`design.v`:
```
module qmult #(
    parameter N = 16,
    parameter Q = 10
)(
    input signed [N-1:0] a,
    input signed [N-1:0] b,
    output signed [N-1:0] out
);
    wire signed [2*N-1:0] temp;
    assign temp = a * b;
    assign out = temp[Q+N-1 : Q]; 
endmodule
module leaky_relu_layer #(
    parameter DATA_WIDTH = 16
)(
    input  wire clk,
    input  wire rst_n,
    input  wire valid_in,
    input  wire signed [DATA_WIDTH-1:0] data_in,
    output reg  valid_out,
    output reg  signed [DATA_WIDTH-1:0] data_out
);
    wire signed [DATA_WIDTH-1:0] val_shift_3;
    wire signed [DATA_WIDTH-1:0] val_shift_4;
    wire signed [DATA_WIDTH-1:0] val_shift_6;
    wire signed [DATA_WIDTH-1:0] neg_result;
    assign val_shift_3 = data_in >>> 3;  
    assign val_shift_4 = data_in >>> 4;  
    assign val_shift_6 = data_in >>> 6;  
    assign neg_result = val_shift_3 + val_shift_4 + val_shift_6;
    always @(posedge clk or negedge rst_n) begin
        if (!rst_n) begin
            valid_out <= 0;
            data_out  <= 0;
        end 
        else if (valid_in) begin
            valid_out <= 1;
            if (data_in >= 0) begin
                data_out <= data_in;
            end else begin
                data_out <= neg_result;
            end
        end 
        else begin
            valid_out <= 0;
        end
    end
endmodule
module upsample_layer_2d #(
    parameter IN_WIDTH   = 14, 
    parameter DATA_WIDTH = 16
)(
    input  wire clk, rst_n,
    input  wire valid_in,
    input  wire signed [DATA_WIDTH-1:0] data_in,
    output wire ready_in, 
    input  wire ready_out, 
    output reg  valid_out,
    output reg  signed [DATA_WIDTH-1:0] data_out
);
    localparam OUT_WIDTH = IN_WIDTH * 2;
    localparam S_READ_PIXEL  = 0;
    localparam S_EMIT_H_ZERO = 1; 
    localparam S_EMIT_V_ROW  = 2;
    reg [1:0] state;
    reg [15:0] col_cnt; 
    reg [15:0] row_cnt; 
    assign ready_in = (state == S_READ_PIXEL) && ready_out && (!valid_out || ready_out);
    always @(posedge clk or negedge rst_n) begin
        if (!rst_n) begin
            state <= S_READ_PIXEL;
            valid_out <= 0; data_out <= 0;
            col_cnt <= 0; row_cnt <= 0;
        end else begin
            if (valid_out && !ready_out) begin
                valid_out <= 1; 
            end else begin
                valid_out <= 0;  
                case (state)
                    S_READ_PIXEL: begin
                        if (valid_in && ready_out) begin
                            valid_out <= 1;
                            data_out  <= data_in;
                            state     <= S_EMIT_H_ZERO;
                        end
                    end
                    S_EMIT_H_ZERO: begin
                        if (ready_out) begin 
                            valid_out <= 1;
                            data_out  <= 0;
                            if (col_cnt == IN_WIDTH - 1) begin
                                col_cnt <= 0;
                                state   <= S_EMIT_V_ROW;
                            end else begin
                                col_cnt <= col_cnt + 1;
                                state   <= S_READ_PIXEL;
                            end
                        end
                    end
                    S_EMIT_V_ROW: begin
                        if (ready_out) begin
                            valid_out <= 1;
                            data_out  <= 0;
                            if (row_cnt == OUT_WIDTH - 1) begin
                                row_cnt <= 0;
                                state   <= S_READ_PIXEL;
                            end else begin
                                row_cnt <= row_cnt + 1;
                            end
                        end
                    end
                endcase
            end
        end
    end
endmodule
module zero_pad_layer #(
    parameter DATA_WIDTH = 16,
    parameter IMG_WIDTH  = 14,    
    parameter IMG_HEIGHT = 14,    
    parameter PAD_TOP    = 1,
    parameter PAD_BOTTOM = 2,
    parameter PAD_LEFT   = 1,
    parameter PAD_RIGHT  = 2
)(
    input  wire clk, rst_n,
    input  wire valid_in,
    input  wire signed [DATA_WIDTH-1:0] data_in,
    output wire ready_in,
    input  wire ready_out,
    output reg  valid_out,
    output reg  signed [DATA_WIDTH-1:0] data_out
);
    localparam TOTAL_WIDTH  = PAD_LEFT + IMG_WIDTH + PAD_RIGHT;
    localparam TOTAL_HEIGHT = PAD_TOP + IMG_HEIGHT + PAD_BOTTOM;
    reg [15:0] out_x;
    reg [15:0] out_y;
    reg frame_done; 
    reg [11:0] flush_cnt; 
    localparam FLUSH_CYCLES = 1024; 
    wire region_active_x = (out_x >= PAD_LEFT) && (out_x < PAD_LEFT + IMG_WIDTH);
    wire region_active_y = (out_y >= PAD_TOP)  && (out_y < PAD_TOP + IMG_HEIGHT);
    wire inside_content  = region_active_x && region_active_y;
    always @(*) begin
        if (frame_done) begin
            valid_out = 1'b0;
            data_out  = 0;
        end 
        else if (inside_content) begin
            valid_out = valid_in;
            data_out  = data_in;
        end else begin
            valid_out = 1'b1; 
            data_out  = {DATA_WIDTH{1'b0}};
        end
    end
    assign ready_in = !frame_done && (flush_cnt == 0) && inside_content && ready_out;
    wire fire_out = valid_out && ready_out;
    always @(posedge clk or negedge rst_n) begin
        if (!rst_n) begin
            out_x <= 0; out_y <= 0; frame_done <= 0; flush_cnt <= 0;
        end else begin
            if (flush_cnt > 0) begin
                if (fire_out) begin
                    if (flush_cnt == FLUSH_CYCLES) frame_done <= 1;
                    else flush_cnt <= flush_cnt + 1;
                end
            end
            else if (fire_out) begin
                if (out_x == TOTAL_WIDTH - 1) begin
                    out_x <= 0;
                    if (out_y == TOTAL_HEIGHT - 1) flush_cnt <= 1; 
                    else out_y <= out_y + 1;
                end else out_x <= out_x + 1;
            end
        end
    end
endmodule
module conv2d_4x4_layer #(
    parameter IMG_WIDTH  = 16,
    parameter DATA_WIDTH = 16
)(
    input  wire clk,
    input  wire rst_n,
    input  wire valid_in,
    input  wire signed [DATA_WIDTH-1:0] data_in,
    input  wire signed [DATA_WIDTH-1:0] w0, w1, w2, w3,
    input  wire signed [DATA_WIDTH-1:0] w4, w5, w6, w7,
    input  wire signed [DATA_WIDTH-1:0] w8, w9, w10, w11,
    input  wire signed [DATA_WIDTH-1:0] w12, w13, w14, w15,
    input  wire signed [DATA_WIDTH-1:0] bias,
    output reg  valid_out,
    output reg  signed [DATA_WIDTH-1:0] data_out
);
    reg signed [DATA_WIDTH-1:0] line_buff_0 [0:IMG_WIDTH-1];
    reg signed [DATA_WIDTH-1:0] line_buff_1 [0:IMG_WIDTH-1];
    reg signed [DATA_WIDTH-1:0] line_buff_2 [0:IMG_WIDTH-1];
    reg signed [DATA_WIDTH-1:0] win [0:15]; 
    wire signed [DATA_WIDTH-1:0] p[0:15]; 
    wire signed [DATA_WIDTH-1:0] sum;
    reg [9:0] x_cnt, y_cnt;
    integer i;
    qmult m0 (win[15], w0,  p[0]);
    qmult m1 (win[14], w1,  p[1]);
    qmult m2 (win[13], w2,  p[2]);
    qmult m3 (win[12], w3,  p[3]);
    qmult m4 (win[11], w4,  p[4]);
    qmult m5 (win[10], w5,  p[5]);
    qmult m6 (win[9],  w6,  p[6]);
    qmult m7 (win[8],  w7,  p[7]);
    qmult m8 (win[7],  w8,  p[8]);
    qmult m9 (win[6],  w9,  p[9]);
    qmult m10(win[5],  w10, p[10]);
    qmult m11(win[4],  w11, p[11]);
    qmult m12(win[3],  w12, p[12]);
    qmult m13(win[2],  w13, p[13]);
    qmult m14(win[1],  w14, p[14]);
    qmult m15(win[0],  w15, p[15]);
    assign sum = p[0] + p[1] + p[2] + p[3] + 
                 p[4] + p[5] + p[6] + p[7] + 
                 p[8] + p[9] + p[10] + p[11] +
                 p[12] + p[13] + p[14] + p[15] + bias;
    reg valid_req;
    always @(posedge clk or negedge rst_n) begin
        if (!rst_n) begin
            valid_req <= 0;
            valid_out <= 0;
            data_out  <= 0;
            x_cnt <= 0;
            y_cnt <= 0;
            for (i = 0; i < IMG_WIDTH; i = i + 1) begin
                line_buff_0[i] <= 0;
                line_buff_1[i] <= 0;
                line_buff_2[i] <= 0;
            end
            for (i = 0; i < 16; i = i + 1) begin
                win[i] <= 0;
            end
        end 
        else if (valid_in) begin
            line_buff_0[0] <= data_in;
            line_buff_1[0] <= line_buff_0[IMG_WIDTH-1];
            line_buff_2[0] <= line_buff_1[IMG_WIDTH-1];
            for (i = 1; i < IMG_WIDTH; i = i + 1) begin
                line_buff_0[i] <= line_buff_0[i-1];
                line_buff_1[i] <= line_buff_1[i-1];
                line_buff_2[i] <= line_buff_2[i-1];
            end
            win[0] <= data_in; 
            win[1] <= win[0]; win[2] <= win[1]; win[3] <= win[2];
            win[4] <= line_buff_0[IMG_WIDTH-1];
            win[5] <= win[4]; win[6] <= win[5]; win[7] <= win[6];
            win[8] <= line_buff_1[IMG_WIDTH-1];
            win[9] <= win[8]; win[10] <= win[9]; win[11] <= win[10];
            win[12] <= line_buff_2[IMG_WIDTH-1];
            win[13] <= win[12]; win[14] <= win[13]; win[15] <= win[14];
            if (x_cnt == IMG_WIDTH-1) begin
                x_cnt <= 0;
                y_cnt <= y_cnt + 1;
            end else begin
                x_cnt <= x_cnt + 1;
            end
            if (y_cnt >= 3 && x_cnt >= 3) 
                valid_req <= 1;
            else
                valid_req <= 0;
            valid_out <= valid_req;
            data_out  <= sum;
        end
        else begin
            valid_out <= valid_req;
            data_out  <= sum;
            valid_req <= 0;
        end
    end
endmodule
module trans_conv2d_padded_layer #(
    parameter IN_WIDTH   = 7,
    parameter DATA_WIDTH = 16,
    parameter PAD_TOP    = 1,
    parameter PAD_BOTTOM = 2,
    parameter PAD_LEFT   = 1,
    parameter PAD_RIGHT  = 2
)(
    input  wire clk, rst_n,
    input  wire valid_in,
    input  wire signed [DATA_WIDTH-1:0] data_in,
    output wire ready_out, 
    input  wire signed [DATA_WIDTH-1:0] w0,w1,w2,w3,w4,w5,w6,w7,
    input  wire signed [DATA_WIDTH-1:0] w8,w9,w10,w11,w12,w13,w14,w15,
    input  wire signed [DATA_WIDTH-1:0] bias,
    output wire valid_out,
    output wire signed [DATA_WIDTH-1:0] data_out
);
    wire up_valid, up_ready;
    wire signed [DATA_WIDTH-1:0] up_data;
    upsample_layer_2d #(
        .IN_WIDTH(IN_WIDTH), 
        .DATA_WIDTH(DATA_WIDTH)
    ) upsample_inst (
        .clk(clk), .rst_n(rst_n),
        .valid_in(valid_in), .data_in(data_in), .ready_in(ready_out),
        .ready_out(up_ready), .valid_out(up_valid), .data_out(up_data)
    );
    wire pad_valid, pad_ready;
    wire signed [DATA_WIDTH-1:0] pad_data;
    zero_pad_layer #(
        .DATA_WIDTH(DATA_WIDTH),
        .IMG_WIDTH(IN_WIDTH * 2),    
        .IMG_HEIGHT(IN_WIDTH * 2),   
        .PAD_TOP(PAD_TOP), .PAD_BOTTOM(PAD_BOTTOM),
        .PAD_LEFT(PAD_LEFT), .PAD_RIGHT(PAD_RIGHT)
    ) pad_inst (
        .clk(clk), .rst_n(rst_n),
        .valid_in(up_valid), .data_in(up_data), .ready_in(up_ready),
        .ready_out(pad_ready), .valid_out(pad_valid), .data_out(pad_data)
    );
    localparam CONV_IN_WIDTH = (IN_WIDTH * 2) + PAD_LEFT + PAD_RIGHT;
    conv2d_4x4_layer #(
        .IMG_WIDTH(CONV_IN_WIDTH), 
        .DATA_WIDTH(DATA_WIDTH)
    ) conv_inst (
        .clk(clk), .rst_n(rst_n),
        .valid_in(pad_valid), .data_in(pad_data), 
        .w0(w0), .w1(w1), .w2(w2), .w3(w3), .w4(w4), .w5(w5), .w6(w6), .w7(w7),
        .w8(w8), .w9(w9), .w10(w10), .w11(w11), .w12(w12), .w13(w13), .w14(w14), .w15(w15),
        .bias(bias),
        .valid_out(valid_out), .data_out(data_out)
    );
    assign pad_ready = 1'b1; 
endmodule
module w_dec2 #(parameter DATA_WIDTH=16)(
    output wire signed [DATA_WIDTH-1:0] w0, output wire signed [DATA_WIDTH-1:0] w1, output wire signed [DATA_WIDTH-1:0] w2, output wire signed [DATA_WIDTH-1:0] w3, output wire signed [DATA_WIDTH-1:0] w4, output wire signed [DATA_WIDTH-1:0] w5, output wire signed [DATA_WIDTH-1:0] w6, output wire signed [DATA_WIDTH-1:0] w7, output wire signed [DATA_WIDTH-1:0] w8, output wire signed [DATA_WIDTH-1:0] w9, output wire signed [DATA_WIDTH-1:0] w10, output wire signed [DATA_WIDTH-1:0] w11, output wire signed [DATA_WIDTH-1:0] w12, output wire signed [DATA_WIDTH-1:0] w13, output wire signed [DATA_WIDTH-1:0] w14, output wire signed [DATA_WIDTH-1:0] w15, output wire signed [DATA_WIDTH-1:0] bias
);
    assign w0 = 16'h0114;  
    assign w1 = 16'h0108;  
    assign w2 = 16'h00ee;  
    assign w3 = 16'h00fa;  
    assign w4 = 16'h00e9;  
    assign w5 = 16'h00dd;  
    assign w6 = 16'h00cf;  
    assign w7 = 16'h00d9;  
    assign w8 = 16'h00ed;  
    assign w9 = 16'h00d6;  
    assign w10 = 16'h00e7;  
    assign w11 = 16'h00f3;  
    assign w12 = 16'h010e;  
    assign w13 = 16'h00fa;  
    assign w14 = 16'h0104;  
    assign w15 = 16'h0106;  
    assign bias = 16'h0001;  
endmodule
module figan_upconv #(
    parameter DATA_WIDTH = 16
)(
    input  wire clk,
    input  wire rst_n,
    input  wire valid_in,
    input  wire signed [DATA_WIDTH-1:0] data_in,
    output wire ready_out,
    output wire valid_out,
    output wire signed [DATA_WIDTH-1:0] data_out
);
    wire signed [DATA_WIDTH-1:0] w_d2 [0:15]; wire signed [DATA_WIDTH-1:0] b_d2;
    w_dec2 w_d2_inst (.w0(w_d2[0]), .w1(w_d2[1]), .w2(w_d2[2]), .w3(w_d2[3]), .w4(w_d2[4]), .w5(w_d2[5]), .w6(w_d2[6]), .w7(w_d2[7]), .w8(w_d2[8]), .w9(w_d2[9]), .w10(w_d2[10]), .w11(w_d2[11]), .w12(w_d2[12]), .w13(w_d2[13]), .w14(w_d2[14]), .w15(w_d2[15]), .bias(b_d2));
    wire val_d2; wire signed [DATA_WIDTH-1:0] dat_d2;
    trans_conv2d_padded_layer #(
        .IN_WIDTH(14), .DATA_WIDTH(DATA_WIDTH),
        .PAD_TOP(2), .PAD_BOTTOM(3),
        .PAD_LEFT(2), .PAD_RIGHT(3)
    ) dec2 (
        .clk(clk), .rst_n(rst_n), .valid_in(valid_in), .data_in(data_in), .ready_out(ready_out),
        .w0(w_d2[0]), .w1(w_d2[1]), .w2(w_d2[2]), .w3(w_d2[3]), .w4(w_d2[4]), .w5(w_d2[5]), .w6(w_d2[6]), .w7(w_d2[7]), .w8(w_d2[8]), .w9(w_d2[9]), .w10(w_d2[10]), .w11(w_d2[11]), .w12(w_d2[12]), .w13(w_d2[13]), .w14(w_d2[14]), .w15(w_d2[15]), .bias(b_d2), .valid_out(val_d2), .data_out(dat_d2)
    );
    leaky_relu_layer #(.DATA_WIDTH(DATA_WIDTH)) act_d2 (.clk(clk), .rst_n(rst_n), .valid_in(val_d2), .data_in(dat_d2), .valid_out(valid_out), .data_out(data_out));
endmodule
```
`run.sh`:
```
#!/bin/bash
# the make line also repeats each setting of config.mk as NAME=value (left out here)
make -C /OpenROAD-flow-scripts/flow DESIGN_CONFIG=/design/flow/config.mk WORK_HOME=/design/flow/orfs CLKGATE_MAP_FILE= finish
```
`config.mk`:
```
export PLATFORM = sky130hd
export DESIGN_NAME = figan_upconv
export DESIGN_NICKNAME = figan_upconv
export VERILOG_FILES = /design/flow/design.v
export SDC_FILE = /design/flow/constraint.sdc
export NUM_CORES = 4
export LEC_CHECK = 0
export ABC_AREA = 1
export CAP_MARGIN = 20
export CORE_MARGIN = 2
export CORE_UTILIZATION = 70
export CTS_CLUSTER_SIZE = 93
export PLACE_DENSITY_LB_ADDON = 0.11
export SETUP_SLACK_MARGIN = -0.5
export SLEW_MARGIN = 20
```
`constraint.sdc`:
```
create_clock -name core_clock -period 7.68 [get_ports {clk}]
set_input_delay 1.5360 -clock core_clock [delete_from_list [all_inputs] [get_ports {clk}]]
set_output_delay 1.5360 -clock core_clock [all_outputs]
set_load 0.01 [all_outputs]
```
==> out/results.md, run 1 <==
| Quantity | Reported | Unit |
| --- | --- | --- |
| Result of the run | complete, but fails checks | - |
| Violated checks | setup timing | - |
| Unrepaired setup endpoints after global routing | true | - |
| Summed standard-cell area reported by yosys | 112000 | µm² |
| Relative contribution of the clock network to total power | 0.482 | - |
| Chip area | 163200 | µm² |
| Worst setup path startpoint | dec2.conv_inst.win[6][2] | - |
| Largest cells by area | dfrtp_1, fa_1, ha_1, inv_1, nand2_1 | - |
| Most common cell in the netlist | inv_1 | - |
| Synth Area in Simple Gates | 0.1081 | - |
| CTS tree | done | - |
| Global Route Usage Sum | 0.3325 | - |
| Total wire length after detailed routing | 265200 | µm |
| Area inside the core boundary | 158600 | µm² |
| Compound-gate portion of the synthesized area | 0.1030 | - |
| Average via count per standard cell | 5.458 | - |
| Overall via count from detail_route | 83869 | - |
| Startpoint type of the worst setup path | flip-flop | - |
| Nets | 14967 | - |
| Ratio of total power to cell area | 143.6 | nW/µm² |
| Most prevalent standard cell on the critical path | fa_1 | - |
| Gate family responsible for the most delay along the worst path | adder cells | - |
| Number of hold-slack violations in the final timing report | 0 | - |
| Hpwl dp | 187000 | µm |
| Standard-cell rows | 146 | - |
| IR drop worst, VDD | 0.0002292 | V |
| Overflow left after global routing | 0 | - |
| Measured slew at the worst slew-check pin | 1.165 | ns |
| Max_slew headroom | 0.2232 | - |
| Number of clock buffers inserted by TritonCTS | 177 | - |
| Synth async-reset ratio | 1.000 | - |
| Net switching fraction of the power | 0.2214 | - |
| Final ANT Viol Nets | 0 | - |
| Pins over their slew limit | 0 | - |
| Seq/Total Area, Yosys | 0.4022 | - |
| Slack of the critical path | -1.143 | ns |
| Worst Hold Path EP | dec2.conv_inst.valid_out | - |
| Worst R2R Start | dec2.conv_inst.win[6][2] | - |
| Sequential power | 0.00948 | W |
| Clock distribution power | 0.00901 | W |
| Top logic family | adder cells | - |
| Number of cell instances after yosys synthesis | 12171 | - |
| Placed cell areas | 121800 | µm² |
| Filler Cells Inserted | 9500 | - |
| Detailed-route wire length per cell | 17.26 | µm |
| Largest area contributor in the netlist | dfrtp_1 | - |
| Time the final worst path needs with I/O delays and setup | 8.823 | ns |
| Launch instance of the worst min-delay path | dec2.conv_inst.valid_req | - |
| Crit end category | flip-flop | - |
| Number of antenna violations at the first check in global routing | 1 | - |
| Leakage power total | 67.58 | nW |
| Group drawing the most power | registers | - |
| Endpoint of the worst-slack reg-to-reg timing path | dec2.conv_inst.data_out[14] | - |
| Delay contributed by the slowest stage of the critical path | 0.56 | ns |
| XORs/XNORs by Area | 0.02651 | - |
| Adder-cell share of the synthesized area | 0.2578 | - |
| Endpoint arrival time on the critical path | 9.52 | ns |
| Path length in cells of the critical path | 39 | - |
| Avg Synthesized Cell Area | 9.202 | µm² |
| Final cell area excluding filler cells | 130200 | µm² |
| Path category of the worst min-delay check | reg -> reg | - |
| Vias in the first global route | 87990 | - |
| IO buf count | 36 | - |
| Num ports | 37 | - |
| Internal power | 0.01456 | W |
| Required time of the worst setup path | 8.38 | ns |
| Maximum clock path buffer count | 3 | - |
| Number of design-rule violations left by the first detailed-router iteration | 7185 | - |
| Cell count after synthesis | 12171 | - |
| Max Cap Viol | 0 | - |
| Cell with the biggest individual delay on the critical path | fa_1 | - |
| Number of remaining DRC errors | 0 | - |
| Vertical die dimension | 404.0 | µm |
| Worst-path clk slew | 0.06 | ns |
| Horizontal extent of the die | 404.0 | µm |
| Count of warnings emitted by yosys | 13 | - |
| Largest net degree at the start of global routing | 258 | - |
| Post-synth EDFFs | 0 | - |
| OpenROAD warning count | 135 | - |
| Total chip power | 0.01870 | W |
| Total Neg Setup Slack | -11.28 | ns |
| Reg power frac | 0.507 | - |
| Maximum net fanout on the critical path | 2 | - |
| Register-to-register setup slack | -1.14 | ns |
| Clk ins delay skew pair | 0.89 | ns |
| Period utilization | 1.149 | - |
| Worst r2r path cells | 39 | - |
| Antenna cells | 0 | - |
| First drt pass iteration count | 6 | - |
| Comb pwr share | 0.011 | - |
| Synthesized area | 112000 | µm² |
| Gpl congestion | 0.9740 | - |
| Number of endpoints failing setup at the final stage | 13 | - |
| P_sw | 0.004140 | W |
| Area growth, synth to finish | 16.27 | % |
| First-pass GRT wire length | 439500 | µm |
| H-tree levels | 4 | - |
| Number of sinks driven by the clock tree | 1800 | - |
| Cell at the root of the clock tree | clkbuf_16 | - |
| Fraction of post-synthesis cell area in the top cell type by area | 0.4020 | - |
| Hold Worst Slack | 0.3518 | ns |
| Highest clock frequency the design can meet | 113.3 | MHz |
| P_comb | 0.000206 | W |
| Hold Path Cell Cnt | 0 | - |
| Netlist cell types | 61 | - |
| Setup Skew | 0.06356 | ns |
| Flip-flop and latch count after synthesis | 1800 | - |
| Net count of the mapped netlist | 13994 | - |
| Pre-Place Util | 0.7063 | - |
| Most used flip-flop cell | dfrtp_1 | - |
| Most numerous cell types in the synthesized netlist | inv_1, nand2_1, dfrtp_1 | - |
| Mux share of post-synthesis cell area | 0.0001005 | - |
| Crit Path Category | reg -> reg | - |
| Capturing instance or port of the critical path | dec2.conv_inst.data_out[14] | - |
| Buffers plus inverters on the worst setup path | 11 | - |
[final cells by class]
class	count	area, µm²	area share
multi-input cells	7419	57480	0.4414
flip-flops and latches	1800	45090	0.3463
inverters	2570	9659	0.07418
repair buffers	1176	9266	0.07116
clock buffers	250	5115	0.03928
well taps	2072	2592	0.01991
clock inverters	78	1016	0.007802
[layer usage]
| metal | part of all wire | up-vias | global-route usage |
|---|---|---|---|
| li1 | - | 39550 | - |
| met1 | 0.42 | 41787 | 0.4493 |
| met2 | 0.50 | 2013 | 0.5622 |
| met3 | 0.042 | 519 | 0.04217 |
| met4 | 0.035 | 0 | 0.1120 |
| met5 | 0 | - | 0 |
[metrics by stage]
step,setup WS (ns),instances,util
3_5_place_dp,-1.308,14973,0.7681
5_1_grt,-1.472,15365,0.8212
4_1_cts,-0.9806,15349,0.8162
3_3_place_gp,-1.092,14973,0.7681
6_report,-1.143,15365,0.8212
2_1_floorplan,-0.5393,12171,-
[timing repair]
item,CTS,global route
hold buffers,0,0
resized,244,147
pin swaps,197,95
setup endpoints to repair,13,13
cloned,0,0
endpoints found under the hold margin,0,0
buffers inserted,65,22
==> run 2, diff against run 1 <==
Settings changed: ABC_AREA 1 to unset, CELL_PAD_IN_SITES_DETAIL_PLACEMENT set to 2, CORE_ASPECT_RATIO set to 0.54, CORE_MARGIN 2 to 7, CORE_UTILIZATION 70 to 17, CTS_CLUSTER_SIZE 93 to unset, GPL_TIMING_DRIVEN set to 1, MAX_ROUTING_LAYER set to met4, MIN_ROUTING_LAYER set to met2, PLACE_DENSITY_LB_ADDON 0.11 to unset, SETUP_SLACK_MARGIN -0.5 to unset, SLEW_MARGIN 20 to 15.
Clock period 7.68 ns to 9.49 ns, I/O delays scaled along.
==> run 2 against run 1 <==
  * The layout still fails its checks (setup timing)
  * Sequential power is 19% lower
  * Highest routed layer unchanged
  * Total power is 14% lower
  * Global-route usage is 16 points lower
  * Clock-buffer cell count is 22 lower
  * Clock power is 9.4% lower
  * Register-to-register slack better by 0.17 ns
  * Routed wire length is 38% higher
  * Largest power group is now clock
  * Sequential cell count stayed put
==> out/results.md, run 2 <==
| Quantity | Reported | Unit | Delta |
| --- | --- | --- | --- |
| Hold Path Cell Cnt | 0 | - | unchanged |
| Overflow left after global routing | 0 | - | unchanged |
| Crit Path Category | reg -> reg | - | unchanged |
| Utilization of the core after routing | 0.2069 | - | was 0.8212 |
| Worst-path clk slew | 0.08 | ns | was 0.06 ns |
| Horizontal extent of the die | 1106 | µm | was 404.0 µm |
| IR drop worst, VDD | 0.0001371 | V | was 0.0002292 V |
| Overall via count from detail_route | 114296 | - | was 83869 |
| Area inside the core boundary | 641100 | µm² | was 158600 µm² |
| CTS tree | done | - | unchanged |
| Netlist cell types | 85 | - | was 61 |
| Endpoint arrival time on the critical path | 11.24 | ns | was 9.52 ns |
| Number of clock buffers inserted by TritonCTS | 170 | - | was 177 |
| P_comb | 0.000190 | W | was 0.000206 W |
| Max Cap Viol | 0 | - | unchanged |
| Clock distribution power | 0.00816 | W | was 0.00901 W |
| Gpl congestion | 0.9058 | - | was 0.9740 |
| Gate family responsible for the most delay along the worst path | adder cells | - | unchanged |
| Filler Cells Inserted | 73325 | - | was 9500 |
| Vias in the first global route | 142555 | - | was 87990 |
| Post-synth EDFFs | 0 | - | unchanged |
| Average via count per standard cell | 5.352 | - | was 5.458 |
| Standard-cell rows | 216 | - | was 146 |
| Number of hold-slack violations in the final timing report | 0 | - | unchanged |
| Number of sinks driven by the clock tree | 1800 | - | unchanged |
| Worst Hold Path EP | dec2.conv_inst.valid_out | - | unchanged |
| Relative contribution of the clock network to total power | 0.510 | - | was 0.482 |
| Group drawing the most power | clock | - | was registers |
| Final ANT Viol Nets | 0 | - | unchanged |
| Unrepaired setup endpoints after global routing | true | - | unchanged |
| Highest clock frequency the design can meet | 95.59 | MHz | was 113.3 MHz |
| Cell count after synthesis | 11880 | - | was 12171 |
| Synthesized area | 109400 | µm² | was 112000 µm² |
| Compound-gate portion of the synthesized area | 0.03715 | - | was 0.1030 |
| Area growth, synth to finish | 21.21 | % | was 16.27% |
| Sequential power | 0.00766 | W | was 0.00948 W |
| Net switching fraction of the power | 0.2449 | - | was 0.2214 |
| Flip-flop and latch count after synthesis | 1800 | - | unchanged |
| Most used flip-flop cell | dfrtp_1 | - | unchanged |
| IO buf count | 36 | - | unchanged |
| Seq/Total Area, Yosys | 0.4116 | - | was 0.4022 |
| Number of antenna violations at the first check in global routing | 23 | - | was 1 |
| Required time of the worst setup path | 10.27 | ns | was 8.38 ns |
| Nets | 14342 | - | was 14967 |
| Path length in cells of the critical path | 36 | - | was 39 |
| H-tree levels | 4 | - | unchanged |
| Number of cell instances after yosys synthesis | 11880 | - | was 12171 |
| Fraction of post-synthesis cell area in the top cell type by area | 0.4114 | - | was 0.4020 |
| Pins over their slew limit | 0 | - | unchanged |
| Comb pwr share | 0.012 | - | was 0.011 |
| Path category of the worst min-delay check | reg -> reg | - | unchanged |
| Worst setup path startpoint | dec2.conv_inst.win[12][2] | - | was dec2.conv_inst.win[6][2] |
| Ratio of total power to cell area | 120.7 | nW/µm² | was 143.6 nW/µm² |
| First-pass GRT wire length | 570500 | µm | was 439500 µm |
| Number of endpoints failing setup at the final stage | 6 | - | was 13 |
| Cell with the biggest individual delay on the critical path | fa_2 | - | was fa_1 |
| Delay contributed by the slowest stage of the critical path | 0.69 | ns | was 0.56 ns |
| Number of remaining DRC errors | 0 | - | unchanged |
| Clk ins delay skew pair | 0.95 | ns | was 0.89 ns |
| Most prevalent standard cell on the critical path | xnor2_1 | - | was fa_1 |
| Buffers plus inverters on the worst setup path | 5 | - | was 11 |
| Measured slew at the worst slew-check pin | 1.069 | ns | was 1.165 ns |
| Worst r2r path cells | 36 | - | was 39 |
| Largest cells by area | dfrtp_1, nand2_1, fa_1, ha_1, inv_1 | - | was dfrtp_1, fa_1, ha_1, inv_1, nand2_1 |
| Most common cell in the netlist | nand2_1 | - | was inv_1 |
| Result of the run | complete, but fails checks | - | unchanged |
| Global Route Usage Sum | 0.1686 | - | was 0.3325 |
| Setup Skew | 0.09827 | ns | was 0.06356 ns |
| Launch instance of the worst min-delay path | dec2.conv_inst.valid_req | - | unchanged |
| Largest net degree at the start of global routing | 234 | - | was 258 |
| Synth Area in Simple Gates | 0.1903 | - | was 0.1081 |
| XORs/XNORs by Area | 0.02742 | - | was 0.02651 |
| Total chip power | 0.01601 | W | was 0.01870 W |
| Worst R2R Start | dec2.conv_inst.win[12][2] | - | was dec2.conv_inst.win[6][2] |
| OpenROAD warning count | 176 | - | was 135 |
| Adder-cell share of the synthesized area | 0.2638 | - | was 0.2578 |
| Pre-Place Util | 0.1707 | - | was 0.7063 |
| Period utilization | 1.102 | - | was 1.149 |
| Count of warnings emitted by yosys | 13 | - | unchanged |
| Most numerous cell types in the synthesized netlist | nand2_1, dfrtp_1, inv_1 | - | was inv_1, nand2_1, dfrtp_1 |
| Maximum clock path buffer count | 4 | - | was 3 |
| Largest area contributor in the netlist | dfrtp_1 | - | unchanged |
| Startpoint type of the worst setup path | flip-flop | - | unchanged |
| Vertical die dimension | 603.6 | µm | was 404.0 µm |
| Internal power | 0.01209 | W | was 0.01456 W |
| Cell at the root of the clock tree | clkbuf_16 | - | unchanged |
| Detailed-route wire length per cell | 17.09 | µm | was 17.26 µm |
| Capturing instance or port of the critical path | dec2.conv_inst.data_out[15] | - | was dec2.conv_inst.data_out[14] |
| Chip area | 667400 | µm² | was 163200 µm² |
| Register-to-register setup slack | -0.97 | ns | was -1.14 ns |
| Num ports | 37 | - | unchanged |
| Endpoint of the worst-slack reg-to-reg timing path | dec2.conv_inst.data_out[15] | - | was dec2.conv_inst.data_out[14] |
| Total wire length after detailed routing | 365000 | µm | was 265200 µm |
| Avg Synthesized Cell Area | 9.211 | µm² | was 9.202 µm² |
| Hpwl dp | 252700 | µm | was 187000 µm |
| Top logic family | adder cells | - | unchanged |
| Net count of the mapped netlist | 13703 | - | was 13994 |
| Slack of the critical path | -0.9710 | ns | was -1.143 ns |
| Synth async-reset ratio | 1.000 | - | unchanged |
| Leakage power total | 72.42 | nW | was 67.58 nW |
| Number of design-rule violations left by the first detailed-router iteration | 12846 | - | was 7185 |
| Reg power frac | 0.479 | - | was 0.507 |
| Crit end category | flip-flop | - | unchanged |
| Mux share of post-synthesis cell area | 0.0009490 | - | was 0.0001005 |
| Maximum net fanout on the critical path | 5 | - | was 2 |
| Max_slew headroom | 0.2876 | - | was 0.2232 |
| Summed standard-cell area reported by yosys | 109400 | µm² | was 112000 µm² |
| First drt pass iteration count | 6 | - | unchanged |
| Violated checks | setup timing | - | unchanged |
| Time the final worst path needs with I/O delays and setup | 10.46 | ns | was 8.823 ns |
| P_sw | 0.003922 | W | was 0.004140 W |
-- run 2: repair_timing --
| item | in CTS | in global routing |
|---|---|---|
| pin swaps | 32 | 66 |
| hold buffers | 0 | 0 |
| gates resized | 55 | 122 |
| buffers inserted | 13 | 9 |
| endpoints found under the setup margin | 7 | 9 |
-- run 2: metal layers --
metal  share of wire  vias to the layer above  global-route usage
met2            0.51                    33629              0.1922
li1                -                    37279                   -
met1               0                    41387                   -
met4           0.046                        0             0.01694
met3            0.44                     2001              0.2313
met5               0                        -                   -
-- run 2: through the flow --
stage | instance area (µm²) | setup slack [ns] | setup TNS (ns) | instances | hold slack [ns]
global route | 132600 | -1.413 | -5.206 | 21333 | 0.3780
floorplan | 109500 | 0.006317 | 0 | 11880 | 0.3312
finish | 132600 | -0.9710 | -2.789 | 21354 | 0.3677
detailed placement | 125300 | -0.9703 | -4.256 | 20947 | 0.3524
CTS | 131800 | -0.7797 | -2.189 | 21266 | 0.3691
global placement | 125300 | -0.9389 | -4.145 | 20947 | 0.3420
-- run 2: area by class of cell --
type	count	area, µm²	share of cell area
Antenna cell	88	220.2	0.001660
Clock buffer	228	4845	0.03653
Clock inverter	80	1335	0.01007
Inverter	1571	5897	0.04446
Multi-Input combinational cell	8128	57680	0.4349
Sequential cell	1800	45060	0.3397
Tap cell	8611	10770	0.08123
Timing Repair Buffer	848	6825	0.05146
==> run 3, diff against run 2 <==
Settings changed: ABC_AREA set to 0, CAP_MARGIN 20 to 5, CELL_PAD_IN_SITES_DETAIL_PLACEMENT 2 to 1, CELL_PAD_IN_SITES_GLOBAL_PLACEMENT set to 1, CORE_ASPECT_RATIO 0.54 to unset, CORE_MARGIN 7 to 2, CORE_UTILIZATION 17 to 71, CTS_CLUSTER_SIZE set to 23, GPL_ROUTABILITY_DRIVEN set to 0, GPL_TIMING_DRIVEN 1 to unset, HOLD_SLACK_MARGIN set to 0.17, MAX_ROUTING_LAYER met4 to unset, PLACE_DENSITY_LB_ADDON set to 0.12, SETUP_SLACK_MARGIN set to -0.78, TNS_END_PERCENT set to 65.
Clock period 9.49 ns to 13.0 ns, I/O delays scaled along.
==> run 3 against run 2 <==
  * The run now fails in 3_1_place_gp_skip_io
  * Die size fell by 76%
  * Synthesized area did not move
  * Synthesized cell count did not move
==> out/results.md, run 3 <==
| Quantity | Reported | Unit | Delta |
| --- | --- | --- | --- |
| Avg Synthesized Cell Area | 9.211 | µm² | unchanged |
| Post-synth EDFFs | 0 | - | unchanged |
| Synth async-reset ratio | 1.000 | - | unchanged |
| Vertical die dimension | 396.6 | µm | was 603.6 µm |
| Flip-flop and latch count after synthesis | 1800 | - | unchanged |
| Seq/Total Area, Yosys | 0.4116 | - | unchanged |
| Adder-cell share of the synthesized area | 0.2638 | - | unchanged |
| Result of the run | aborted with a tool error | - | was complete, but fails checks |
| Chip area | 157300 | µm² | was 667400 µm² |
| Most used flip-flop cell | dfrtp_1 | - | unchanged |
| XORs/XNORs by Area | 0.02742 | - | unchanged |
| Cell count after synthesis | 11880 | - | unchanged |
| Compound-gate portion of the synthesized area | 0.03715 | - | unchanged |
| Most numerous cell types in the synthesized netlist | nand2_1, dfrtp_1, inv_1 | - | unchanged |
| Largest cells by area | dfrtp_1, nand2_1, fa_1, ha_1, inv_1 | - | unchanged |
| Stop stage | 3_1_place_gp_skip_io | - |  |
| Largest area contributor in the netlist | dfrtp_1 | - | unchanged |
| Netlist cell types | 85 | - | unchanged |
| Mux share of post-synthesis cell area | 0.0009490 | - | unchanged |
| Horizontal extent of the die | 396.6 | µm | was 1106 µm |
| Synth Area in Simple Gates | 0.1903 | - | unchanged |
| Area inside the core boundary | 153500 | µm² | was 641100 µm² |
| Synthesized area | 109400 | µm² | unchanged |
| Top logic family | adder cells | - | unchanged |
| Standard-cell rows | 144 | - | was 216 |
| Most common cell in the netlist | nand2_1 | - | unchanged |
| Fraction of post-synthesis cell area in the top cell type by area | 0.4114 | - | unchanged |
| Summed standard-cell area reported by yosys | 109400 | µm² | unchanged |
| Number of cell instances after yosys synthesis | 11880 | - | unchanged |
| Pre-Place Util | 0.7129 | - | was 0.1707 |
| Count of warnings emitted by yosys | 13 | - | unchanged |
| First Error | [ERROR FLW-0024] Place density exceeds 1.0 (current PLACE_DENSITY_LB_ADDON =  0.12). Please check if the value of  PLACE_DENSITY_LB_ADDON is between 0 and 0.99. | - |  |
| Net count of the mapped netlist | 13703 | - | unchanged |
==> run 4, diff against run 3 <==
Settings changed: ABC_AREA 0 to unset, CAP_MARGIN 5 to 15, CELL_PAD_IN_SITES_DETAIL_PLACEMENT 1 to unset, CORE_UTILIZATION 71 to 57, CTS_CLUSTER_SIZE 23 to 55, GPL_TIMING_DRIVEN set to 1, HOLD_SLACK_MARGIN 0.17 to unset, MIN_ROUTING_LAYER met2 to unset, PLACE_DENSITY_LB_ADDON 0.12 to 0.14, SETUP_SLACK_MARGIN -0.78 to 0.56, SLEW_MARGIN 15 to 20, TNS_END_PERCENT 65 to 10.
Clock period 13.0 ns to 4.75 ns, I/O delays scaled along.
==> run 4 against run 3 <==
  * The layout now fails its checks (setup timing)
  * Synthesized cell count did not move
  * Die size rose by 24%
  * Synthesized area did not move
==> out/results.md, run 4 <==
| Quantity | Reported | Unit | Delta |
| --- | --- | --- | --- |
| Synth Area in Simple Gates | 0.1903 | - | unchanged |
| OpenROAD warning count | 118 | - |  |
| Relative contribution of the clock network to total power | 0.496 | - |  |
| Measured slew at the worst slew-check pin | 0.9816 | ns |  |
| Overall via count from detail_route | 78151 | - |  |
| Max Cap Viol | 0 | - |  |
| Delay contributed by the slowest stage of the critical path | 0.56 | ns |  |
| Most used flip-flop cell | dfrtp_1 | - | unchanged |
| Clock distribution power | 0.0154 | W |  |
| Largest net degree at the start of global routing | 165 | - |  |
| Vertical die dimension | 442.2 | µm | was 396.6 µm |
| Net count of the mapped netlist | 13703 | - | unchanged |
| Post-place setup slack | -5.333 | ns |  |
| Compound-gate portion of the synthesized area | 0.03715 | - | unchanged |
| Area inside the core boundary | 190400 | µm² | was 153500 µm² |
| Violated checks | setup timing | - |  |
| Worst r2r path cells | 37 | - |  |
| Endpoint arrival time on the critical path | 10.66 | ns |  |
| Count of warnings emitted by yosys | 13 | - | unchanged |
| Number of endpoints failing setup at the final stage | 16 | - |  |
| Avg Synthesized Cell Area | 9.211 | µm² | unchanged |
| Area growth, synth to finish | 17.09 | % |  |
| Total Neg Setup Slack | -60.47 | ns |  |
| Summed standard-cell area reported by yosys | 109400 | µm² | unchanged |
| Endpoint of the worst-slack reg-to-reg timing path | dec2.conv_inst.data_out[15] | - |  |
| Worst-path clk slew | 0.07 | ns |  |
| Ratio of total power to cell area | 242.7 | nW/µm² |  |
| Number of design-rule violations left by the first detailed-router iteration | 4732 | - |  |
| Register-to-register setup slack | -5.24 | ns |  |
| P_sw | 0.006581 | W |  |
| Result of the run | complete, but fails checks | - | was aborted with a tool error |
| First-pass GRT wire length | 414000 | µm |  |
| Mux share of post-synthesis cell area | 0.0009490 | - | unchanged |
| IO buf count | 36 | - |  |
| Sequential power | 0.0153 | W |  |
| Top logic family | adder cells | - | unchanged |
| CTS tree | done | - |  |
| Netlist cell types | 85 | - | unchanged |
| Adder-cell share of the synthesized area | 0.2638 | - | unchanged |
| Total chip power | 0.03110 | W |  |
| Cell at the root of the clock tree | clkbuf_16 | - |  |
| Hold Worst Slack | 0.06272 | ns |  |
| Internal power | 0.02452 | W |  |
| Final cell area excluding filler cells | 128100 | µm² |  |
| Crit end category | flip-flop | - |  |
| Unrepaired setup endpoints after global routing | true | - |  |
| Path length in cells of the critical path | 37 | - |  |
| Vias in the first global route | 82603 | - |  |
| H-tree levels | 4 | - |  |
| Number of antenna violations at the first check in global routing | 4 | - |  |
| Startpoint type of the worst setup path | flip-flop | - |  |
| Hpwl dp | 177900 | µm |  |
| Total wire length after detailed routing | 240900 | µm |  |
| Average via count per standard cell | 5.003 | - |  |
| Pins over their slew limit | 0 | - |  |
| Cell with the biggest individual delay on the critical path | fa_1 | - |  |
| Largest cells by area | dfrtp_1, nand2_1, fa_1, ha_1, inv_1 | - | unchanged |
| Pre-Place Util | 0.5748 | - | was 0.7129 |
| Number of remaining DRC errors | 0 | - |  |
| Horizontal extent of the die | 442.2 | µm | was 396.6 µm |
| Highest clock frequency the design can meet | 100.1 | MHz |  |
| Net switching fraction of the power | 0.2116 | - |  |
| Post-synth EDFFs | 0 | - | unchanged |
| Number of cell instances after yosys synthesis | 11880 | - | unchanged |
| Number of clock buffers inserted by TritonCTS | 189 | - |  |
| First drt pass iteration count | 5 | - |  |
| Most common cell in the netlist | nand2_1 | - | unchanged |
| Path category of the worst min-delay check | in -> async | - |  |
| IR drop worst, VDD | 0.0003275 | V |  |
| Nets | 14777 | - |  |
| Number of sinks driven by the clock tree | 1800 | - |  |
| Fraction of post-synthesis cell area in the top cell type by area | 0.4114 | - | unchanged |
| Leakage power total | 74.84 | nW |  |
| Num ports | 37 | - |  |
| Setup Skew | 0.06584 | ns |  |
| Detailed-route wire length per cell | 15.42 | µm |  |
| Most prevalent standard cell on the critical path | fa_1 | - |  |
| Synth async-reset ratio | 1.000 | - | unchanged |
| # hold bufs at CTS | 0 | - |  |
| Period utilization | 2.104 | - |  |
| Final ANT Viol Nets | 0 | - |  |
| Seq/Total Area, Yosys | 0.4116 | - | unchanged |
| Clk ins delay skew pair | 0.85 | ns |  |
| Required time of the worst setup path | 5.42 | ns |  |
| Capturing instance or port of the critical path | dec2.conv_inst.data_out[15] | - |  |
| Most numerous cell types in the synthesized netlist | nand2_1, dfrtp_1, inv_1 | - | unchanged |
| Overflow left after global routing | 0 | - |  |
| Group drawing the most power | clock | - |  |
| Flip-flop and latch count after synthesis | 1800 | - | unchanged |
| Buffers plus inverters on the worst setup path | 10 | - |  |
| Cell count after synthesis | 11880 | - | unchanged |
| Gate family responsible for the most delay along the worst path | adder cells | - |  |
| Synthesized area | 109400 | µm² | unchanged |
| Placed cell areas | 121200 | µm² |  |
| Crit Path Category | reg -> reg | - |  |
| P_comb | 0.000353 | W |  |
| Worst R2R Start | dec2.conv_inst.line_buff_1[0][8] | - |  |
| Chip area | 195500 | µm² | was 157300 µm² |
| Reg power frac | 0.493 | - |  |
| Time the final worst path needs with I/O delays and setup | 9.992 | ns |  |
| Global Route Usage Sum | 0.2556 | - |  |
| Standard-cell rows | 160 | - | was 144 |
| Number of hold-slack violations in the final timing report | 0 | - |  |
| Slack of the critical path | -5.242 | ns |  |
| Comb pwr share | 0.011 | - |  |
| Maximum net fanout on the critical path | 4 | - |  |
| Maximum clock path buffer count | 3 | - |  |
| Largest area contributor in the netlist | dfrtp_1 | - | unchanged |
| Max_slew headroom | 0.3440 | - |  |
| XORs/XNORs by Area | 0.02742 | - | unchanged |
| Worst setup path startpoint | dec2.conv_inst.line_buff_1[0][8] | - |  |
## run 4: layout make-up
cell class | count | area, µm²
clock inverter | 64 | 908.4
clock buffer | 281 | 5630
multi-input combinational | 8128 | 57300
timing repair buffer | 1264 | 10200
sequential | 1800 | 45050
fill | 15390 | 62250
inverter | 1571 | 5897
tap | 2511 | 3142
antenna | 1 | 2.502
## run 4: per-layer routing
| layer | track usage | routed length (µm) | vias up |
|---|---|---|---|
| met2 | 0.4140 | 113200 | 927 |
| met4 | 0.07435 | 6725 | 0 |
| met1 | 0.3641 | 113400 | 38521 |
| met5 | 0 | 0 | - |
| li1 | - | - | 38345 |
| met3 | 0.03185 | 7555 | 358 |
## run 4: metrics by stage
step	utilization	instances
finish	0.6730	15620
global route	0.6730	15620
CTS	0.6717	15609
detailed placement	0.6364	15262
global placement	0.6364	15262
floorplan	-	11880
## run 4: timing repair
item	CTS	global route
buffers inserted	2	10
pin swaps	23	41
resized	45	42
cloned	0	0
hold endpoints to repair	0	0
setup endpoints to repair	17	17
==> run 5, diff against run 4 <==
Settings changed: ABC_AREA set to 0, CAP_MARGIN 15 to 5, CELL_PAD_IN_SITES_DETAIL_PLACEMENT set to 1, CORE_UTILIZATION 57 to 71, CTS_CLUSTER_SIZE 55 to 23, GPL_TIMING_DRIVEN 1 to 0, HOLD_SLACK_MARGIN set to 0.17, MIN_ROUTING_LAYER set to met1, PLACE_DENSITY_LB_ADDON 0.14 to 0.29, SETUP_SLACK_MARGIN 0.56 to -0.78, SLEW_MARGIN 20 to 15, TNS_END_PERCENT 10 to 30.
Clock period 4.75 ns to 13.0 ns, I/O delays scaled along.
==> run 5 against run 4 <==
  * The flow now stops in 3_1_place_gp_skip_io
  * Die size decreased by 20%
  * Synthesized cell count did not move
  * Synthesized area unchanged
==> out/results.md, run 5 <==
| Quantity | Reported | Unit | Delta |
| --- | --- | --- | --- |
| Result of the run | aborted with a tool error | - | was complete, but fails checks |
| Stop stage | 3_1_place_gp_skip_io | - |  |
| First Error | [ERROR FLW-0024] Place density exceeds 1.0 (current PLACE_DENSITY_LB_ADDON =  0.29). Please check if the value of  PLACE_DENSITY_LB_ADDON is between 0 and 0.99. | - |  |
| Vertical die dimension | 396.6 | µm | was 442.2 µm |
| Largest area contributor in the netlist | dfrtp_1 | - | unchanged |
| Summed standard-cell area reported by yosys | 109400 | µm² | unchanged |
| Synthesized area | 109400 | µm² | unchanged |
| Cell count after synthesis | 11880 | - | unchanged |
| Netlist cell types | 85 | - | unchanged |
| Avg Synthesized Cell Area | 9.211 | µm² | unchanged |
| Most common cell in the netlist | nand2_1 | - | unchanged |
| Seq/Total Area, Yosys | 0.4116 | - | unchanged |
| Net count of the mapped netlist | 13703 | - | unchanged |
| Count of warnings emitted by yosys | 13 | - | unchanged |
| Flip-flop and latch count after synthesis | 1800 | - | unchanged |
| XORs/XNORs by Area | 0.02742 | - | unchanged |
| Chip area | 157300 | µm² | was 195500 µm² |
| Synth Area in Simple Gates | 0.1903 | - | unchanged |
| Top logic family | adder cells | - | unchanged |
| Largest cells by area | dfrtp_1, nand2_1, fa_1, ha_1, inv_1 | - | unchanged |
| Adder-cell share of the synthesized area | 0.2638 | - | unchanged |
| Compound-gate portion of the synthesized area | 0.03715 | - | unchanged |
| Number of cell instances after yosys synthesis | 11880 | - | unchanged |
| Most numerous cell types in the synthesized netlist | nand2_1, dfrtp_1, inv_1 | - | unchanged |
| Mux share of post-synthesis cell area | 0.0009490 | - | unchanged |
| Most used flip-flop cell | dfrtp_1 | - | unchanged |
| Fraction of post-synthesis cell area in the top cell type by area | 0.4114 | - | unchanged |
| Post-synth EDFFs | 0 | - | unchanged |
| Pre-Place Util | 0.7129 | - | was 0.5748 |
| Horizontal extent of the die | 396.6 | µm | was 442.2 µm |
| Standard-cell rows | 144 | - | was 160 |
| Synth async-reset ratio | 1.000 | - | unchanged |
| Area inside the core boundary | 153500 | µm² | was 190400 µm² |
==> run 6, diff against run 5 <==
Settings changed: ABC_AREA 0 to unset, CAP_MARGIN 5 to 20, CELL_PAD_IN_SITES_DETAIL_PLACEMENT 1 to unset, CELL_PAD_IN_SITES_GLOBAL_PLACEMENT 1 to unset, CORE_UTILIZATION 71 to 72, CTS_CLUSTER_SIZE 23 to unset, GPL_ROUTABILITY_DRIVEN 0 to unset, GPL_TIMING_DRIVEN 0 to unset, HOLD_SLACK_MARGIN 0.17 to unset, MIN_ROUTING_LAYER met1 to unset, PLACE_DENSITY_LB_ADDON 0.29 to unset, SETUP_SLACK_MARGIN -0.78 to 1.46, SLEW_MARGIN 15 to 20, TNS_END_PERCENT 30 to unset.
Clock period 13.0 ns to 9.82 ns, I/O delays scaled along.
==> run 6 against run 5 <==
  * The layout now fails its checks (setup timing)
  * Synthesized cell count is the same
  * Synthesized area is the same
  * Die size shrank 1.4%
==> out/results.md, run 6 <==
| Quantity | Reported | Unit | Delta |
| --- | --- | --- | --- |
| Result of the run | complete, but fails checks | - | was aborted with a tool error |
| Antenna cells | 0 | - |  |
| Net switching fraction of the power | 0.2152 | - |  |
| OpenROAD warning count | 135 | - |  |
| Top logic family | adder cells | - | unchanged |
| Crit end category | flip-flop | - |  |
| Area of all sequential standard cells | 45070 | µm² |  |
| Unrepaired setup endpoints after global routing | true | - |  |
| Max Cap Viol | 0 | - |  |
| Multi-input logic area | 57440 | µm² |  |
| Worst-path clk slew | 0.06 | ns |  |
| Number of cell instances after yosys synthesis | 11880 | - | unchanged |
| Total Neg Setup Slack | -0.1461 | ns |  |
| Nets | 13819 | - |  |
| Pre-Place Util | 0.7229 | - | was 0.7129 |
| Highest clock frequency the design can meet | 100.3 | MHz |  |
| Reg power frac | 0.511 | - |  |
| Final ANT Viol Nets | 0 | - |  |
| Summed standard-cell area reported by yosys | 109400 | µm² | unchanged |
| Number of remaining DRC errors | 0 | - |  |
| Capturing instance or port of the critical path | dec2.conv_inst.data_out[15] | - |  |
| Number of hold-slack violations in the final timing report | 0 | - |  |
| Vertical die dimension | 393.9 | µm | was 396.6 µm |
| Net count of the mapped netlist | 13703 | - | unchanged |
| Pins over their slew limit | 0 | - |  |
| Time the final worst path needs with I/O delays and setup | 9.966 | ns |  |
| Number of sinks driven by the clock tree | 1800 | - |  |
| Slack of the critical path | -0.1461 | ns |  |
| Max_slew headroom | 0.2446 | - |  |
| Most prevalent standard cell on the critical path | fa_1 | - |  |
| Num ports | 37 | - |  |
| Leakage power total | 69.50 | nW |  |
| Setup Skew | 0.08457 | ns |  |
| Adder-cell share of the synthesized area | 0.2638 | - | unchanged |
| Required time of the worst setup path | 10.45 | ns |  |
| P_sw | 0.003124 | W |  |
| Chip area | 155100 | µm² | was 157300 µm² |
| Clock distribution power | 0.00694 | W |  |
| Measured slew at the worst slew-check pin | 1.133 | ns |  |
| First-pass GRT wire length | 394800 | µm |  |
| IO buf count | 36 | - |  |
| Filler Cells Inserted | 9959 | - |  |
| Utilization of the core after routing | 0.7907 | - |  |
| Detailed-route wire length per cell | 16.30 | µm |  |
| Maximum net fanout on the critical path | 4 | - |  |
| Most used flip-flop cell | dfrtp_1 | - | unchanged |
| Seq/Total Area, Yosys | 0.4116 | - | unchanged |
| Standard-cell rows | 143 | - | was 144 |
| Area inside the core boundary | 151400 | µm² | was 153500 µm² |
| Cell at the root of the clock tree | clkbuf_16 | - |  |
| Sequential power | 0.00742 | W |  |
| Endpoint arrival time on the critical path | 10.59 | ns |  |
| Worst Hold Path EP | dec2.conv_inst.valid_out | - |  |
| Endpoint of the worst-slack reg-to-reg timing path | dec2.conv_inst.data_out[15] | - |  |
| Crit Path Category | reg -> reg | - |  |
| Total wire length after detailed routing | 230800 | µm |  |
| Delay contributed by the slowest stage of the critical path | 0.60 | ns |  |
| Buffers plus inverters on the worst setup path | 4 | - |  |
| IR drop worst, VDD | 0.0001588 | V |  |
| Gate family responsible for the most delay along the worst path | adder cells | - |  |
| Average via count per standard cell | 5.392 | - |  |
| Relative contribution of the clock network to total power | 0.478 | - |  |
| Path category of the worst min-delay check | reg -> reg | - |  |
| Synthesized area | 109400 | µm² | unchanged |
| Internal power | 0.01139 | W |  |
| Fraction of post-synthesis cell area in the top cell type by area | 0.4114 | - | unchanged |
| Compound-gate portion of the synthesized area | 0.03715 | - | unchanged |
| Flip-flop and latch count after synthesis | 1800 | - | unchanged |
| Number of design-rule violations left by the first detailed-router iteration | 5290 | - |  |
| Ratio of total power to cell area | 121.3 | nW/µm² |  |
| Launch instance of the worst min-delay path | dec2.conv_inst.valid_req | - |  |
| Largest cells by area | dfrtp_1, nand2_1, fa_1, ha_1, inv_1 | - | unchanged |
| Cell with the biggest individual delay on the critical path | fa_1 | - |  |
| Largest area contributor in the netlist | dfrtp_1 | - | unchanged |
| Hold Path Cell Cnt | 0 | - |  |
| Worst R2R Start | dec2.conv_inst.win[12][3] | - |  |
| Number of endpoints failing setup at the final stage | 1 | - |  |
| Number of antenna violations at the first check in global routing | 2 | - |  |
| Netlist cell types | 85 | - | unchanged |
| Worst setup path startpoint | dec2.conv_inst.win[12][3] | - |  |
| Worst r2r path cells | 37 | - |  |
| Hpwl dp | 163300 | µm |  |
| Overall via count from detail_route | 76376 | - |  |
| Vias in the first global route | 79373 | - |  |
| Horizontal extent of the die | 393.9 | µm | was 396.6 µm |
| Violated checks | setup timing | - |  |
| H-tree levels | 4 | - |  |
| Area growth, synth to finish | 9.377 | % |  |
| Comb pwr share | 0.011 | - |  |
| Final cell area excluding filler cells | 119700 | µm² |  |
| Group drawing the most power | registers | - |  |
| Overflow left after global routing | 0 | - |  |
| Clk ins delay skew pair | 0.83 | ns |  |
| Placed cell areas | 113000 | µm² |  |
| Largest net degree at the start of global routing | 242 | - |  |
| Number of clock buffers inserted by TritonCTS | 177 | - |  |
| First drt pass iteration count | 6 | - |  |
| Maximum clock path buffer count | 3 | - |  |
| Startpoint type of the worst setup path | flip-flop | - |  |
| Most numerous cell types in the synthesized netlist | nand2_1, dfrtp_1, inv_1 | - | unchanged |
| Synth async-reset ratio | 1.000 | - | unchanged |
| Register-to-register setup slack | -0.15 | ns |  |
| Path length in cells of the critical path | 37 | - |  |
| Global Route Usage Sum | 0.3088 | - |  |
| Mux share of post-synthesis cell area | 0.0009490 | - | unchanged |
| Count of warnings emitted by yosys | 13 | - | unchanged |
| Gpl congestion | 0.9299 | - |  |
| P_comb | 0.000158 | W |  |
| Period utilization | 1.015 | - |  |
| XORs/XNORs by Area | 0.02742 | - | unchanged |
| Total chip power | 0.01452 | W |  |
| Synth Area in Simple Gates | 0.1903 | - | unchanged |
| # hold bufs at CTS | 0 | - |  |
| Hold Worst Slack | 0.3594 | ns |  |
| Post-synth EDFFs | 0 | - | unchanged |
| CTS tree | done | - |  |
| Cell count after synthesis | 11880 | - | unchanged |
| Avg Synthesized Cell Area | 9.211 | µm² | unchanged |
| Most common cell in the netlist | nand2_1 | - | unchanged |
## run 6: final cells by class
type / count / area share
tap: 2030 / 0.02122
clock buffer: 263 / 0.04288
inverter: 1571 / 0.04927
timing repair buffer: 318 / 0.02309
sequential: 1800 / 0.3765
clock inverter: 54 / 0.007140
multi-input combinational: 8128 / 0.4799
## run 6: routing by layer
layer,part of all wire,vias to the layer above,GRT usage,wire (µm)
met5,0,-,0,0
met4,0.029,0,0.08881,6691
met3,0.040,377,0.03547,9343
met2,0.48,1459,0.4974,110700
met1,0.45,38139,0.4506,104100
li1,-,36401,-,-
## run 6: metrics by stage
step                setup slack (ns)  instances
floorplan                     0.4940      11880
CTS                          0.01664      14153
global route                 -0.3617      14164
detailed placement           -0.1014      13815
finish                       -0.1461      14164
global placement             0.04884      13815
## run 6: what timing repair did
item                                    CTS  global route
gates cloned                              0             0
endpoints found under the setup margin   10            13
gates resized                            51            62
buffers inserted                         21            11
pin swaps                                48            42
==> run 7, diff against run 6 <==
Settings changed: CAP_MARGIN 20 to 15, CORE_MARGIN 2 to 9, CORE_UTILIZATION 72 to 36, CTS_CLUSTER_DIAMETER set to 26, CTS_CLUSTER_SIZE set to 55, GPL_ROUTABILITY_DRIVEN set to 1, GPL_TIMING_DRIVEN set to 1, MAX_ROUTING_LAYER set to met5, MIN_ROUTING_LAYER set to met2, PLACE_DENSITY_LB_ADDON set to 0.11, SETUP_SLACK_MARGIN 1.46 to -0.22, TNS_END_PERCENT set to 30.
Clock period 9.82 ns to 8.15 ns, I/O delays scaled along.
==> run 7 against run 6 <==
  * The layout still fails its checks (setup timing)
  * Non-clock buffer count grew 904
  * Routed wire length grew 20%
  * Synthesized area is the same
  * Cell count grew 25%
  * Hold slack lost 0.014 ns
  * Maximum frequency shrank 0.20%
  * Synthesized cell count is the same
  * Critical endpoint unchanged
==> out/results.md, run 7 <==
| Quantity | Reported | Unit | Delta |
| --- | --- | --- | --- |
| Period utilization | 1.225 | - | was 1.015 |
| Synth async-reset ratio | 1.000 | - | unchanged |
| IR drop worst, VDD | 0.0001988 | V | was 0.0001588 V |
| Worst-path clk slew | 0.04 | ns | was 0.06 ns |
| Clock distribution power | 0.0218 | W | was 0.00694 W |
| Area of all sequential standard cells | 45060 | µm² | was 45070 µm² |
| Overflow left after global routing | 0 | - | unchanged |
| Violated checks | setup timing | - | unchanged |
| Capturing instance or port of the critical path | dec2.conv_inst.data_out[15] | - | unchanged |
| Top logic family | adder cells | - | unchanged |
| Largest area contributor in the netlist | dfrtp_1 | - | unchanged |
| Relative contribution of the clock network to total power | 0.704 | - | was 0.478 |
| Standard-cell rows | 202 | - | was 143 |
| Buffers plus inverters on the worst setup path | 5 | - | was 4 |
| Worst setup path startpoint | dec2.conv_inst.win[12][2] | - | was dec2.conv_inst.win[12][3] |
| Clk ins delay skew pair | 1.02 | ns | was 0.83 ns |
| Multi-input logic area | 57700 | µm² | was 57440 µm² |
| Number of remaining DRC errors | 0 | - | unchanged |
| Horizontal extent of the die | 569.3 | µm | was 393.9 µm |
| Area inside the core boundary | 302800 | µm² | was 151400 µm² |
| Netlist cell types | 85 | - | unchanged |
| Number of sinks driven by the clock tree | 1800 | - | unchanged |
| Post-synth EDFFs | 0 | - | unchanged |
| Number of hold-slack violations in the final timing report | 0 | - | unchanged |
| Setup Skew | 0.09310 | ns | was 0.08457 ns |
| Most used flip-flop cell | dfrtp_1 | - | unchanged |
| Maximum net fanout on the critical path | 4 | - | unchanged |
| Global Route Usage Sum | 0.2527 | - | was 0.3088 |
| Measured slew at the worst slew-check pin | 1.063 | ns | was 1.133 ns |
| Average via count per standard cell | 6.308 | - | was 5.392 |
| Sequential power | 0.00898 | W | was 0.00742 W |
| First drt pass iteration count | 8 | - | was 6 |
| Worst Hold Path EP | dec2.conv_inst.valid_out | - | unchanged |
| Most common cell in the netlist | nand2_1 | - | unchanged |
| Group drawing the most power | clock | - | was registers |
| Synthesized area | 109400 | µm² | unchanged |
| Unrepaired setup endpoints after global routing | true | - | unchanged |
| OpenROAD warning count | 150 | - | was 135 |
| Hpwl dp | 191000 | µm | was 163300 µm |
| P_comb | 0.000213 | W | was 0.000158 W |
| H-tree levels | 6 | - | was 4 |
| Endpoint of the worst-slack reg-to-reg timing path | dec2.conv_inst.data_out[15] | - | unchanged |
| Chip area | 324100 | µm² | was 155100 µm² |
| Number of design-rule violations left by the first detailed-router iteration | 8098 | - | was 5290 |
| Crit end category | flip-flop | - | unchanged |
| Num ports | 37 | - | unchanged |
| P_sw | 0.006951 | W | was 0.003124 W |
| Pre-Place Util | 0.3614 | - | was 0.7229 |
| Slack of the critical path | -1.836 | ns | was -0.1461 ns |
| Reg power frac | 0.289 | - | was 0.511 |
| Hold Path Cell Cnt | 0 | - | unchanged |
| Count of warnings emitted by yosys | 13 | - | unchanged |
| Pins over their slew limit | 0 | - | unchanged |
| Max_slew headroom | 0.2914 | - | was 0.2446 |
| Fraction of post-synthesis cell area in the top cell type by area | 0.4114 | - | unchanged |
| Final cell area excluding filler cells | 142700 | µm² | was 119700 µm² |
| Cell at the root of the clock tree | clkbuf_16 | - | unchanged |
| Utilization of the core after routing | 0.4713 | - | was 0.7907 |
| Max Cap Viol | 0 | - | unchanged |
| Maximum clock path buffer count | 4 | - | was 3 |
| Register-to-register setup slack | -1.84 | ns | was -0.15 ns |
| Comb pwr share | 0.007 | - | was 0.011 |
| Total wire length after detailed routing | 277400 | µm | was 230800 µm |
| Cell count after synthesis | 11880 | - | unchanged |
| IO buf count | 36 | - | unchanged |
| Gate family responsible for the most delay along the worst path | adder cells | - | unchanged |
| Largest cells by area | dfrtp_1, nand2_1, fa_1, ha_1, inv_1 | - | unchanged |
| Time the final worst path needs with I/O delays and setup | 9.986 | ns | was 9.966 ns |
| Internal power | 0.02406 | W | was 0.01139 W |
| Required time of the worst setup path | 8.96 | ns | was 10.45 ns |
| Adder-cell share of the synthesized area | 0.2638 | - | unchanged |
| Most numerous cell types in the synthesized netlist | nand2_1, dfrtp_1, inv_1 | - | unchanged |
| Path length in cells of the critical path | 38 | - | was 37 |
| Synth Area in Simple Gates | 0.1903 | - | unchanged |
| Most prevalent standard cell on the critical path | fa_1 | - | unchanged |
| Path category of the worst min-delay check | reg -> reg | - | unchanged |
| Net switching fraction of the power | 0.2241 | - | was 0.2152 |
| Endpoint arrival time on the critical path | 10.79 | ns | was 10.59 ns |
| First-pass GRT wire length | 452800 | µm | was 394800 µm |
| Delay contributed by the slowest stage of the critical path | 0.61 | ns | was 0.60 ns |
| Worst R2R Start | dec2.conv_inst.win[12][2] | - | was dec2.conv_inst.win[12][3] |
| Net count of the mapped netlist | 13703 | - | unchanged |
| XORs/XNORs by Area | 0.02742 | - | unchanged |
| Cell count after placement | 16665 | - | was 13815 |
| Non-filler instance count after layout | 17712 | - | was 14164 |
| Number of cell instances after yosys synthesis | 11880 | - | unchanged |
| Number of antenna violations at the first check in global routing | 4 | - | was 2 |
| Leakage power total | 80.72 | nW | was 69.50 nW |
| Final ANT Viol Nets | 0 | - | unchanged |
| Hold Worst Slack | 0.3456 | ns | was 0.3594 ns |
| Startpoint type of the worst setup path | flip-flop | - | unchanged |
| Placed cell areas | 122300 | µm² | was 113000 µm² |
| Crit Path Category | reg -> reg | - | unchanged |
| Compound-gate portion of the synthesized area | 0.03715 | - | unchanged |
| Flip-flop and latch count after synthesis | 1800 | - | unchanged |
| Ratio of total power to cell area | 217.3 | nW/µm² | was 121.3 nW/µm² |
| Number of clock buffers inserted by TritonCTS | 554 | - | was 177 |
| Number of endpoints failing setup at the final stage | 13 | - | was 1 |
| Avg Synthesized Cell Area | 9.211 | µm² | unchanged |
| Vertical die dimension | 569.3 | µm | was 393.9 µm |
| CTS tree | done | - | unchanged |
| Largest net degree at the start of global routing | 223 | - | was 242 |
| Filler Cells Inserted | 28986 | - | was 9959 |
| Result of the run | complete, but fails checks | - | unchanged |
| Gpl congestion | 0.8504 | - | was 0.9299 |
| Summed standard-cell area reported by yosys | 109400 | µm² | unchanged |
| Area growth, synth to finish | 30.42 | % | was 9.377% |
| Highest clock frequency the design can meet | 100.1 | MHz | was 100.3 MHz |
| Cell with the biggest individual delay on the critical path | fa_2 | - | was fa_1 |
| Seq/Total Area, Yosys | 0.4116 | - | unchanged |
| Nets | 15100 | - | was 13819 |
| Detailed-route wire length per cell | 15.66 | µm | was 16.30 µm |
| Mux share of post-synthesis cell area | 0.0009490 | - | unchanged |
| Launch instance of the worst min-delay path | dec2.conv_inst.valid_req | - | unchanged |
| Vias in the first global route | 132532 | - | was 79373 |
| Total Neg Setup Slack | -10.39 | ns | was -0.1461 ns |
| Worst r2r path cells | 38 | - | was 37 |
| Overall via count from detail_route | 111720 | - | was 76376 |
run 7: layer usage:
metal | vias up | track usage | wire [µm]
met1 | 43230 | - | 0
met3 | 1098 | 0.3774 | 121300
met5 | - | 0.03380 | 1124
li1 | 39006 | - | -
met2 | 28352 | 0.2804 | 144800
met4 | 34 | 0.04366 | 10110
run 7: layout make-up:
class | instances | area share
Antenna cell | 10 | 0.0001753
Tap cell | 3978 | 0.03488
Multi-Input combinational cell | 8128 | 0.4043
Clock inverter | 227 | 0.02464
Timing Repair Buffer | 1222 | 0.06739
Clock buffer | 776 | 0.1115
Sequential cell | 1800 | 0.3157
Inverter | 1571 | 0.04134
run 7: stage by stage:
| step | worst slack [ns] | power (W) |
|---|---|---|
| floorplan | -1.176 | 0.009103 |
| global placement | -1.965 | 0.009325 |
| detailed placement | -2.042 | 0.009327 |
| CTS | -1.857 | 0.03129 |
| global route | -2.257 | 0.03200 |
| finish | -1.836 | 0.03101 |
run 7: repair_timing:
action | CTS | global route
pin swaps | 85 | 74
hold buffers | 0 | 0
buffers inserted | 23 | 12
gates resized | 87 | 71
setup endpoints to repair | 13 | 13
No activity file was given, so power comes from the tool's default toggle rates.
